==> flow/design.v (excerpt) <==
module CPU (
    input clk, 
    input reset, 
    output [15:0] pc, 
    input [15:0] instr, 
    output [15:0] alu_out, 
    output mem_read, 
    output mem_write, 
    input [15:0] mem_data
);
export LEC_CHECK = 0
export ABC_AREA = 1
export CAP_MARGIN = 20
export CORE_MARGIN = 2
export CORE_UTILIZATION = 68
export SETUP_SLACK_MARGIN = -0.01
export SLEW_MARGIN = 20
create_clock -name core_clock -period 1.79 [get_ports {clk}]
run.sh (not shown) runs the stock make flow with config.mk's settings and CLKGATE_MAP_FILE=.
The first run did not get past 5_1_grt.
Edit:
ABC_AREA = not set   (was 1)
CORE_UTILIZATION = 40   (was 68)
MAX_ROUTING_LAYER = met4   (was not set)
MIN_ROUTING_LAYER = met2   (was not set)
PLACE_DENSITY = 0.36   (was not set)
SETUP_SLACK_MARGIN = not set   (was -0.01)
clock period = 2.81 ns   (was 1.79 ns; I/O delays follow)
Effect: This time the run reached the layout checks and failed them: setup timing. Die size is higher by 67%. Synthesized area fell by 0.55%. Synthesized cell count is lower by 22%.
Edit:
MAX_ROUTING_LAYER = not set   (was met4)
MIN_ROUTING_LAYER = not set   (was met2)
PLACE_DENSITY = not set   (was 0.36)
SETUP_SLACK_MARGIN = 1.5   (was not set)
clock period = 3.14 ns   (was 2.81 ns; I/O delays follow)
What happened: With this change the flow finished clean. Sequential cell count does not change. Die area is unchanged. Worst hold slack gets better by 6.9 ps. Critical path depth does not change. Synthesized area is unchanged.

* * *

CPU again, from the RTL that the note above started with.
make LEC_CHECK=0 CAP_MARGIN=0 CORE_ASPECT_RATIO=0.84 CORE_MARGIN=2 CORE_UTILIZATION=72 CTS_CLUSTER_DIAMETER=379 CTS_CLUSTER_SIZE=20 SETUP_SLACK_MARGIN=-0.26 SLEW_MARGIN=20 finish   # period 2.58 ns
The first run finished with negative setup slack left.
Next try:
CORE_ASPECT_RATIO = default   (was 0.84)
CORE_UTILIZATION = 71   (was 72)
CTS_CLUSTER_DIAMETER = default   (was 379)
SETUP_SLACK_MARGIN = -0.25   (was -0.26)
clock period = 2.53 ns   (was 2.58 ns; I/O delays follow)
- The new run finished but fails on negative setup slack
- register-to-register slack is worse by 0.36 ns
- non-clock buffer count goes up by 7
- via count rises by 6.3%
- wire length grows by 13%
- clock power rises by 69%
- setup slack degrades by 0.36 ns
- synthesized cell count does not change
- count of clock-buffer cells in the layout grows by 26
- global-route usage increases by 2.3 points
- total power rises by 19%
- worst hold slack gains 0.096 ns
Next try:
CAP_MARGIN = 20   (was 0)
CORE_UTILIZATION = 64   (was 71)
CTS_CLUSTER_SIZE = default   (was 20)
SETUP_SLACK_MARGIN = 0.74   (was -0.25)
Result:
- Now the flow aborted during global routing
- die size went up by about 11%
- synthesized area stays the same
- synthesized cell count does not change
Next try:
CORE_UTILIZATION = 17   (was 64)
SETUP_SLACK_MARGIN = 1.5   (was 0.74)
clock period = 4.93 ns   (was 2.53 ns; I/O delays follow)
Outcome:
- Now the flow completed with no timing, DRC or antenna violations
- area after synthesis is unchanged
- synthesized cell count is unchanged
- die size rises to 3.7 times its value
Next try:
CORE_UTILIZATION = 64   (was 17)
SETUP_SLACK_MARGIN = -0.26   (was 1.5)
clock period = 2.58 ns   (was 4.93 ns; I/O delays follow)
This time the run completed, yet does not pass: negative setup slack; wire length climbs by 3.8%; non-clock buffer count climbs by 174; fmax climbs by 11%; cell area climbs by 1.1%; clock power climbs by 86%; total power climbs by 100%; critical path depth climbs by 6; die size drops by 73%.

* * *

CPU again, from the RTL that the note above started with.
==> flow/config.mk <==
export PLATFORM = sky130hd
export DESIGN_NAME = CPU
export DESIGN_NICKNAME = CPU
export VERILOG_FILES = /design/flow/design.v
export SDC_FILE = /design/flow/constraint.sdc
export NUM_CORES = 4
export LEC_CHECK = 0
export ABC_AREA = 1
export CAP_MARGIN = 40
export CORE_MARGIN = 2
export CORE_UTILIZATION = 72
export CTS_CLUSTER_DIAMETER = 198
export CTS_CLUSTER_SIZE = 14
export PLACE_DENSITY_LB_ADDON = 0.27
export SETUP_SLACK_MARGIN = 0.49
export SLEW_MARGIN = 5
==> flow/constraint.sdc <==
create_clock -name core_clock -period 2.8 [get_ports {clk}]
set_input_delay 0.5600 -clock core_clock [delete_from_list [all_inputs] [get_ports {clk}]]
set_output_delay 0.5600 -clock core_clock [all_outputs]
set_load 0.01 [all_outputs]
Change:
Settings changed: CAP_MARGIN 40 to 20, CTS_CLUSTER_DIAMETER 198 to default, CTS_CLUSTER_SIZE 14 to default, SLEW_MARGIN 5 to 20.
Clock period 2.8 ns to 3.35 ns, I/O delays scaled along.
Result:
- The new run completed without violations
- die area does not change
- synthesized area does not change
- cell count is lower slightly
- utilization went down by 1.0 points
- combinational power shrinks by a quarter to a third
- power came out lower by roughly a tenth
- non-clock buffer count fell by 34
- count of clock-buffer cells in the layout grows by 6
- design area goes down slightly
- first-iteration DRC count climbs by roughly a tenth
- sequential cell count does not change
Change:
Settings changed: CAP_MARGIN 20 to 15, CORE_ASPECT_RATIO from default to 1.35, CORE_UTILIZATION 72 to 71, SETUP_SLACK_MARGIN 0.49 to default, TNS_END_PERCENT from default to 85.
Clock period 3.35 ns to 2.36 ns, I/O delays scaled along.
=> This time the run reached the layout checks and failed them: negative setup slack. Total power went up by well over a third. Setup slack degrades by 0.85 ns. Wire length went down slightly. Global-route usage shrinks by 0.87 points.

* * *

== v41 ==
Starting RTL as in the previous note.
Settings: LEC_CHECK=0, ABC_AREA=0, CAP_MARGIN=20, CORE_ASPECT_RATIO=1.35, CORE_MARGIN=2, CORE_UTILIZATION=45, CTS_CLUSTER_DIAMETER=125, PLACE_DENSITY=0.63, SLEW_MARGIN=20, TNS_END_PERCENT=30; clock period 2.65 ns.
Final checks on v41, whose flow otherwise completed, came back failing, citing negative setup slack.
Changes in v27 relative to v41:
- CORE_ASPECT_RATIO: 1.35 -> unset
- TNS_END_PERCENT: 30 -> unset
- PLACE_DENSITY: 0.63 -> unset
- CORE_UTILIZATION: 45 -> 64
- CTS_CLUSTER_DIAMETER: 125 -> unset
- SETUP_SLACK_MARGIN: unset -> 0.75
- ABC_AREA: 0 -> unset
- the clock period (ns, I/O delays scaled along): 2.65 -> 2.54
Findings:
v27 did not run to completion, as it errored out during 5_1_grt. Side by side, count of buffers added by post-CTS timing repair for setup turned out higher in v27 than in v41. v41 and v27 ended up with roughly the same post-synthesis instance area. Looking only at vertical extent of the die, and setting everything else aside, the higher value of v41 and v27 goes to v41.
Changes in v50 relative to v27:
- clearing SETUP_SLACK_MARGIN, which used to be 0.75
- putting ABC_AREA at 1 where nothing was set
- swapping 64 for 72 in CORE_UTILIZATION
- putting CTS_CLUSTER_DIAMETER at 400 where nothing was set
- swapping 2.54 for 2.74 in the clock period (ns, I/O delays scaled along)
## What came out
v50 -> stages 100% | layout checks FAIL | negative setup slack
Die outline width in v50 is 5.3% below v27.
NOTE: routability congestion estimate from global placement in v50 exceeds that of v27
Compare v50 and v27 | number of buffers created by CTS higher: v50

* * *

== onyx ==
CPU again, from the RTL that the note above started with.
Settings: LEC_CHECK=0, CAP_MARGIN=20, CORE_MARGIN=2, CORE_UTILIZATION=71, CTS_CLUSTER_SIZE=77, MAX_ROUTING_LAYER=met4, SETUP_SLACK_MARGIN=1.5, SLEW_MARGIN=20; clock period 3.12 ns.
onyx terminated abnormally: global routing (5_1_grt) reported GRT-0116.
Modified inputs, zinc compared to onyx
- changing CORE_UTILIZATION from 71 to 66
- removing CTS_CLUSTER_SIZE (formerly 77)
- changing SETUP_SLACK_MARGIN from 1.5 to 0.51
- removing MAX_ROUTING_LAYER (formerly met4)
- changing the clock period (ns, I/O delays scaled along) from 3.12 to 3.35
--- outcome ---
zinc finished every step from synthesis to the final layout, and the layout passed the timing, design-rule and antenna checks.
Flow for onyx halted at global routing (5_1_grt), error code GRT-0116.
From zinc to onyx, synthesized cell count did not move at all.
Placed instance area for zinc is lower than for onyx.
Compared to onyx, zinc has worst slack at placement 0.16 ns higher.
Post-CTS resize count for zinc: 522 down relative to onyx
zinc vs onyx — number of clock buffers inserted by TritonCTS rose 2.8%.
Number of standard-cell rows in the floorplan was higher in the run labelled zinc.
Die size: zinc exceeds onyx
Taking onyx as the reference, in zinc placeable core region went up 1800 um^2, height of the die increased by 5.9 um relative to the old numbers, routability-driven placement congestion ratio went down.
diff inputs: zinc => delta
- CTS_CLUSTER_DIAMETER: unset -> 377
- CORE_UTILIZATION: 66 -> 72
- SETUP_SLACK_MARGIN: 0.51 -> -0.25
- CTS_CLUSTER_SIZE: unset -> 22
- the clock period (ns, I/O delays scaled along): 3.35 -> 2.53
Findings:
- STATUS run=delta STAGES=ALL_DONE FINAL_CHECKS=FAILED CAUSE=negative setup slack
- delta vs zinc — final instance area climbed slightly
- Comparing zinc and delta, the higher initial antenna violation count is on zinc.
- The higher headroom to the max-slew limit came out of zinc.
- What delta reported for design internal power has to be multiplied by 0.849 to get the figure for zinc.
- Going from zinc to delta, the worst-case setup margin in the final layout was found to have gone down by 0.82 ns.
- The number of fill cells in the layout in delta is 0.77 times that in zinc.

* * *

CPU again, from the RTL that the note above started with.
// CPU
module CPU (
    input clk, 
    input reset, 
    output [15:0] pc, 
    input [15:0] instr, 
    output [15:0] alu_out, 
    output mem_read, 
    output mem_write, 
    input [15:0] mem_data
);
    reg [15:0] pc_reg;
    reg [15:0] if_id_instr;
    reg [15:0] id_ex_reg_data1, id_ex_reg_data2;
    reg [3:0] id_ex_alu_op;
    reg [15:0] id_ex_instr;
    reg id_ex_mem_read, id_ex_mem_write, id_ex_reg_write;
    reg [3:0] id_ex_write_reg;
    wire [15:0] alu_result;
    wire hazard_detected;
    wire [15:0] rf_reg_data1, rf_reg_data2;
    wire [3:0] alu_op;
    wire reg_write;
    wire [3:0] write_reg;
    wire [15:0] write_data;
    reg [15:0] ex_mem_alu_result;
    reg ex_mem_mem_read, ex_mem_mem_write, ex_mem_reg_write;
    reg [3:0] ex_mem_write_reg;
    always @(posedge clk or posedge reset) begin
        if (reset) begin
            pc_reg <= 0;
            if_id_instr <= 16'b0;
        end else if (!hazard_detected) begin
            pc_reg <= pc_reg + 1;
            if_id_instr <= instr;
        end
    end
    Control_Unit cu (
        .instr(if_id_instr), 
        .alu_op(alu_op), 
        .mem_read(mem_read), 
        .mem_write(mem_write), 
        .reg_write(reg_write), 
        .write_reg(write_reg)
    );
    Register_File rf (
        .clk(clk), 
        .reset(reset),
        .read_reg1(if_id_instr[11:8]), 
        .read_reg2(if_id_instr[7:4]), 
        .write_reg(ex_mem_write_reg), 
        .write_data(write_data), 
        .reg_write(ex_mem_reg_write), 
        .reg_data1(rf_reg_data1), 
        .reg_data2(rf_reg_data2)
    );
    ALU alu (
        .data1(id_ex_reg_data1), 
        .data2(id_ex_reg_data2), 
        .alu_op(id_ex_alu_op), 
        .result(alu_result)
    );
    Hazard_Detection_Unit hdu (
        .if_id_instr(if_id_instr),
        .id_ex_mem_read(id_ex_mem_read),
        .id_ex_write_reg(id_ex_write_reg),
        .hazard_detected(hazard_detected)
    );
    assign pc = pc_reg;
    assign alu_out = ex_mem_alu_result;
    always @(posedge clk or posedge reset) begin
        if (reset) begin
  ...
Settings: LEC_CHECK=0, CAP_MARGIN=20, CORE_MARGIN=2, CORE_UTILIZATION=72, CTS_CLUSTER_SIZE=82, PLACE_DENSITY_LB_ADDON=0.0, SETUP_SLACK_MARGIN=0.88, SLEW_MARGIN=20, TNS_END_PERCENT=70; clock period 3.0 ns.
The baseline stopped in 5_1_grt, error GRT-0232.
Rerun with:
- CORE_UTILIZATION: 72 -> 64
- CTS_CLUSTER_SIZE: 82 -> not set
- PLACE_DENSITY_LB_ADDON: 0.0 -> not set
- SETUP_SLACK_MARGIN: 0.88 -> 0.68
- TNS_END_PERCENT: 70 -> not set
- clock period: 3.0 -> 2.58 ns (I/O delays scaled with it)
The new run ended with an error in 5_1_grt.
Die area goes up by 12%.
Synthesized area is unchanged.
Synthesized cell count does not change.
Rerun with:
- CORE_UTILIZATION: 64 -> 23
- SETUP_SLACK_MARGIN: 0.68 -> 1.5
- clock period: 2.58 -> 3.14 ns (I/O delays scaled with it)
Result: The new run went through all stages and came out clean. Die area went up to 2.7 times its value. Area after synthesis does not change. Synthesized cell count is unchanged.
Rerun with:
- CORE_ASPECT_RATIO: not set -> 0.53
- CORE_UTILIZATION: 23 -> 71
- MAX_ROUTING_LAYER: not set -> met4
- clock period: 3.14 -> 3.12 ns (I/O delays scaled with it)
After rerunning: The changed run stopped in 5_1_grt. Die area fell by 67%. Synthesized area does not change. Synthesized cell count stays the same.
Power is estimated from default activity; no workload was simulated.
